==> flow/design.v (excerpt) <==
module alu16_top(clk, valA, valB, aluop, sub, lr, cc, result);
Size in the first run: roughly 980 cells after synthesis, about 59 I/O pins, ~6000 um^2 of cells after synthesis.
Settings: LEC_CHECK=0, ABC_AREA=1, CAP_MARGIN=20, CORE_ASPECT_RATIO=1.17, CORE_MARGIN=2, CORE_UTILIZATION=15, GPL_ROUTABILITY_DRIVEN=1, MIN_ROUTING_LAYER=met1, PLACE_DENSITY_LB_ADDON=0.14, SETUP_SLACK_MARGIN=1.23, SLEW_MARGIN=20; clock period 6.38 ns.
run.sh (not shown) runs the stock make flow with config.mk's settings and CLKGATE_MAP_FILE=.
Rerun with:
- CORE_ASPECT_RATIO: 1.17 -> 1.78
- CORE_UTILIZATION: 15 -> 57
- GPL_TIMING_DRIVEN: default -> 0
Worst setup slack is worse by 810 ps.
First-iteration DRC count rises by 47%.
Worst hold slack got worse by 97 ps.
Via count rose by 9.4%.
Clock skew goes down by 3.3 ps.
Power falls by 2.4%.
Non-clock buffer count goes up by 32.
Sequential share of layout area goes up by 0.78 points.
Rerun with:
- ABC_AREA: 1 -> default
- CORE_ASPECT_RATIO: 1.78 -> default
- GPL_ROUTABILITY_DRIVEN: 1 -> default
- GPL_TIMING_DRIVEN: 0 -> default
- MIN_ROUTING_LAYER: met1 -> default
- PLACE_DENSITY_LB_ADDON: 0.14 -> default
- SETUP_SLACK_MARGIN: 1.23 -> 0.97
- clock period: 6.38 -> 3.41 ns (I/O delays scaled with it)
With this change the flow ended with an error in 5_1_grt on GRT-0232.
Synthesized area went up by 12%.
Die size went up by about 11%.
Synthesized cell count went down by about 12%.
Rerun with:
- ABC_AREA: default -> 1
- CAP_MARGIN: 20 -> 10
- CORE_UTILIZATION: 57 -> 72
- SETUP_SLACK_MARGIN: 0.97 -> default
- clock period: 3.41 -> 4.29 ns (I/O delays scaled with it)
After rerunning: This time the run completed without violations; area after synthesis goes down by roughly a tenth; die area fell by a quarter to a third; synthesized cell count climbs by about a fifth.


alu16_top again, from the RTL that the note above started with.
Design alu16_top, start of the top module:
module alu16_top(clk, valA, valB, aluop, sub, lr, cc, result);
	input clk;
	input [15:0] valA, valB;
	input [3:0] aluop;
	input sub, lr;
	output reg [3:0] cc;
	output reg [15:0] result;
	reg [15:0] a_q, b_q;
	reg [3:0] op_q;
	reg sub_q, lr_q;
	wire [3:0] cc_w;
	wire [15:0] result_w;
	ALU alu(.valA(a_q), .valB(b_q), .aluop(op_q), .sub(sub_q), .lr(lr_q), .cc(cc_w), .result(result_w));
	always @(posedge clk) begin
		a_q <= valA;
		b_q <= valB;
		op_q <= aluop;
		sub_q <= sub;
		lr_q <= lr;
		cc <= cc_w;
		result <= result_w;
	end
endmodule
Settings: LEC_CHECK=0, CAP_MARGIN=20, CORE_MARGIN=2, CORE_UTILIZATION=72, CTS_CLUSTER_DIAMETER=392, CTS_CLUSTER_SIZE=100, SLEW_MARGIN=20; clock period 3.67 ns.
The first run ended with an error in clock tree synthesis (4_1_cts).
Then changed:
Settings changed: CORE_UTILIZATION 72 to 40, CTS_CLUSTER_DIAMETER 392 to default, CTS_CLUSTER_SIZE 100 to default, MAX_ROUTING_LAYER from default to met4, SETUP_SLACK_MARGIN from default to 0.6.
Clock period 3.67 ns to 4.7 ns, I/O delays scaled along.
=> With this change the flow finished with timing, DRC and antenna clean; area after synthesis does not change; die size grows by well over a third; synthesized cell count stays the same.
Then changed:
Settings changed: MAX_ROUTING_LAYER met4 to default, SETUP_SLACK_MARGIN 0.6 to default.
Clock period 4.7 ns to 4.55 ns, I/O delays scaled along.
=> The changed run completed without violations. Synthesized cell count stays the same. Final area falls by a few percent. Global-route usage falls by 1.5 points. Worst setup slack loses 0.41 ns. Via count falls slightly. Critical path depth falls by 1. Sequential power rises by a few percent. Clock skew rises by 0.0071 ns. Synthesized area does not change.
Then changed:
Settings changed: CORE_ASPECT_RATIO from default to 1.79, CTS_CLUSTER_DIAMETER from default to 112, CTS_CLUSTER_SIZE from default to 18, SETUP_SLACK_MARGIN from default to -0.44.
Clock period 4.55 ns to 4.7 ns, I/O delays scaled along.
Effect:
- The changed run ran to the end with no violations
- sequential power fell by 4.4%
- design area hardly moves
- die area barely changes
- clock skew fell by 0.0099 ns
Then changed:
Settings changed: CORE_ASPECT_RATIO 1.79 to default, CORE_UTILIZATION 40 to 13, CTS_CLUSTER_DIAMETER 112 to default, CTS_CLUSTER_SIZE 18 to default, SETUP_SLACK_MARGIN -0.44 to default.
Clock period 4.7 ns to 5.01 ns, I/O delays scaled along.
Flip-flop count is unchanged.
First-iteration DRC count rises by well over a third.
Final area rises by a few percent.
Clock skew rises by 0.0077 ns.
Power falls by a little under a tenth.
Die area rises to 3.0 times its value.
Final cell count rises by well over a third.
Utilization falls by 33 points.
Sequential power falls by a few percent.
Count of clock-buffer cells in the layout falls by 2.
Then changed:
Settings changed: CORE_UTILIZATION 13 to 65, CTS_CLUSTER_DIAMETER from default to 57, CTS_CLUSTER_SIZE from default to 64, SETUP_SLACK_MARGIN from default to -0.3.
Clock period 5.01 ns to 3.75 ns, I/O delays scaled along.
Effect: This time the run produced a layout that fails on negative setup slack; setup slack gets worse by 0.78 ns; die area falls by 79%; hold slack gets worse by 0.019 ns; register-to-register slack gets worse by 0.78 ns; power rises by 32%; sequential cell count is unchanged; utilization rises by 70 points; non-clock buffer count rises by 129; global-route usage rises by 38 points; cell area rises by 4.3%.


Starting RTL as in the previous note.
make LEC_CHECK=0 CAP_MARGIN=20 CORE_MARGIN=2 CORE_UTILIZATION=70 CTS_CLUSTER_DIAMETER=246 CTS_CLUSTER_SIZE=37 HOLD_SLACK_MARGIN=-0.08 PLACE_DENSITY=0.69 SLEW_MARGIN=20 finish   # period 2.27 ns
The baseline failed in 3_5_place_dp (DPL-0038).
Rerun with:
- CORE_UTILIZATION: 70 -> 63
- CTS_CLUSTER_DIAMETER: 246 -> 41
- CTS_CLUSTER_SIZE: 37 -> unset
- HOLD_SLACK_MARGIN: -0.08 -> unset
- PLACE_DENSITY: 0.69 -> unset
- SETUP_SLACK_MARGIN: unset -> -0.33
- clock period: 2.27 -> 4.0 ns (I/O delays scaled with it)
With this change the flow completed, yet does not pass: setup timing.
Synthesized cell count does not change.
Die area goes up by 11%.
Synthesized area does not change.
Rerun with:
- ABC_AREA: unset -> 1
- CORE_UTILIZATION: 63 -> 72
- CTS_CLUSTER_DIAMETER: 41 -> 392
- CTS_CLUSTER_SIZE: unset -> 100
- SETUP_SLACK_MARGIN: -0.33 -> unset
- clock period: 4.0 -> 2.22 ns (I/O delays scaled with it)
=> Now the flow ended with an error in 3_5_place_dp with DPL-0033. Synthesized cell count is higher by about 14%. Synthesized area goes down by about 10%. Die area came out lower by about 20%.
Rerun with:
- ABC_AREA: 1 -> unset
- CORE_UTILIZATION: 72 -> 57
- CTS_CLUSTER_DIAMETER: 392 -> unset
- CTS_CLUSTER_SIZE: 100 -> 64
- SETUP_SLACK_MARGIN: unset -> -0.3
- clock period: 2.22 -> 3.41 ns (I/O delays scaled with it)
Effect:
- The changed run completed, yet does not pass: setup timing
- area after synthesis rises by 12%
- synthesized cell count fell by 12%
- die size climbs by 39%
Rerun with:
- CORE_UTILIZATION: 57 -> 68
- CTS_CLUSTER_DIAMETER: unset -> 246
- CTS_CLUSTER_SIZE: 64 -> 37
- SETUP_SLACK_MARGIN: -0.3 -> unset
- clock period: 3.41 -> 2.27 ns (I/O delays scaled with it)
The new run aborted during 4_1_cts (DPL-0038).
Synthesized cell count is unchanged.
Synthesized area does not change.
Die area came out lower by 16%.


== zinc ==
Starting RTL as in the previous note.
## alu16_top
module alu16_top(clk, valA, valB, aluop, sub, lr, cc, result);
	input clk;
	input [15:0] valA, valB;
	input [3:0] aluop;
	input sub, lr;
	output reg [3:0] cc;
	output reg [15:0] result;
	reg [15:0] a_q, b_q;
	reg [3:0] op_q;
	reg sub_q, lr_q;
	wire [3:0] cc_w;
	wire [15:0] result_w;
	ALU alu(.valA(a_q), .valB(b_q), .aluop(op_q), .sub(sub_q), .lr(lr_q), .cc(cc_w), .result(result_w));
	always @(posedge clk) begin
		a_q <= valA;
		b_q <= valB;
		op_q <= aluop;
		sub_q <= sub;
		lr_q <= lr;
		cc <= cc_w;
		result <= result_w;
	end
endmodule
export LEC_CHECK = 0
export ABC_AREA = 1
export CAP_MARGIN = 0
export CORE_ASPECT_RATIO = 1.17
export CORE_MARGIN = 2
export CORE_UTILIZATION = 71
export CTS_CLUSTER_DIAMETER = 47
export CTS_CLUSTER_SIZE = 25
export GPL_ROUTABILITY_DRIVEN = 1
export HOLD_SLACK_MARGIN = 0.05
export MIN_ROUTING_LAYER = met1
export PLACE_DENSITY_LB_ADDON = 0.27
export SETUP_SLACK_MARGIN = 0.46
export SLEW_MARGIN = 20
create_clock -name core_clock -period 3.6 [get_ports {clk}]
zinc | ERROR | global routing (5_1_grt)
Input-level comparison between maple and zinc:
--- a/flow/config.mk
+++ b/flow/config.mk
@@ -9 +9 @@
-export CAP_MARGIN = 0
+export CAP_MARGIN = 20
@@ -12,3 +12 @@
-export CORE_UTILIZATION = 71
-export CTS_CLUSTER_DIAMETER = 47
-export CTS_CLUSTER_SIZE = 25
+export CORE_UTILIZATION = 65
@@ -16 +13,0 @@
-export HOLD_SLACK_MARGIN = 0.05
@@ -18,2 +14,0 @@
-export PLACE_DENSITY_LB_ADDON = 0.27
-export SETUP_SLACK_MARGIN = 0.46
==> flow/constraint.sdc <==
create_clock -name core_clock -period 2.87 [get_ports {clk}]
set_input_delay 0.5740 -clock core_clock [delete_from_list [all_inputs] [get_ports {clk}]]
set_output_delay 0.5740 -clock core_clock [all_outputs]
set_load 0.01 [all_outputs]
==> comparison <==
- In the summary table, zinc is marked failed, with error GRT-0116 raised in global routing (5_1_grt).
- The log for maple ends in global routing (5_1_grt) with error GRT-0116, so the run never completed.
- Re overall die height: zinc was lower than maple.
- Between maple and zinc, the placed cell count is higher for maple.
- Per the comparison of maple with zinc, worst setup slack after placement has decreased; detailed-placement wirelength estimate has increased; standard cell core area has increased; core utilization before placement has decreased.
The inputs of raven differ from those of maple as listed below.
--- a/flow/config.mk
+++ b/flow/config.mk
@@ -8 +8 @@
-export ABC_AREA = 1
+export ABC_AREA = 0
@@ -12 +12 @@
-export CORE_UTILIZATION = 65
+export CORE_UTILIZATION = 66
==> flow/constraint.sdc <==
create_clock -name core_clock -period 3.59 [get_ports {clk}]
set_input_delay 0.7180 -clock core_clock [delete_from_list [all_inputs] [get_ports {clk}]]
set_output_delay 0.7180 -clock core_clock [all_outputs]
set_load 0.01 [all_outputs]
Findings:
- Count of input and output buffers: raven vs maple identical
- raven — total standard cell area after synthesis 12% higher, maple as reference
- raven got as far as clock tree synthesis (4_1_cts), where a tool error ended the run.
- Per the comparison of raven with maple, area reported by Yosys stat increased 12%, routability congestion estimate from global placement increased 31%, cell count listed in synth_stat.txt decreased 12%, area fraction in and, or, nand and nor cells after synthesis decreased 26 points.
- raven gives more xor/xnor share of the synthesized area than maple did.
- Re count of library flops with an enable pin: no difference whatsoever between raven and maple.
- Cell count after placement ends up lower on raven.
Inputs modified between raven and fjord:
==> flow/constraint.sdc <==
create_clock -name core_clock -period 3.61 [get_ports {clk}]
set_input_delay 0.7220 -clock core_clock [delete_from_list [all_inputs] [get_ports {clk}]]
set_output_delay 0.7220 -clock core_clock [all_outputs]
set_load 0.01 [all_outputs]
[summary]
fjord failed in clock tree synthesis (4_1_cts) with DPL-0033. Going from raven to fjord, global placer's final weighted congestion now sits lower; count of pins on the block boundary level; width of the die stayed essentially flat. For adder-cell share of the synthesized area, fjord and raven come out practically identical. The final reports for fjord and raven show post-place setup slack higher in the former. fjord against raven: placement row count ~0 delta; yosys-reported design area after synthesis ~0 delta; placed cell count -about 1.3%.
Power is estimated from default activity; no workload was simulated.
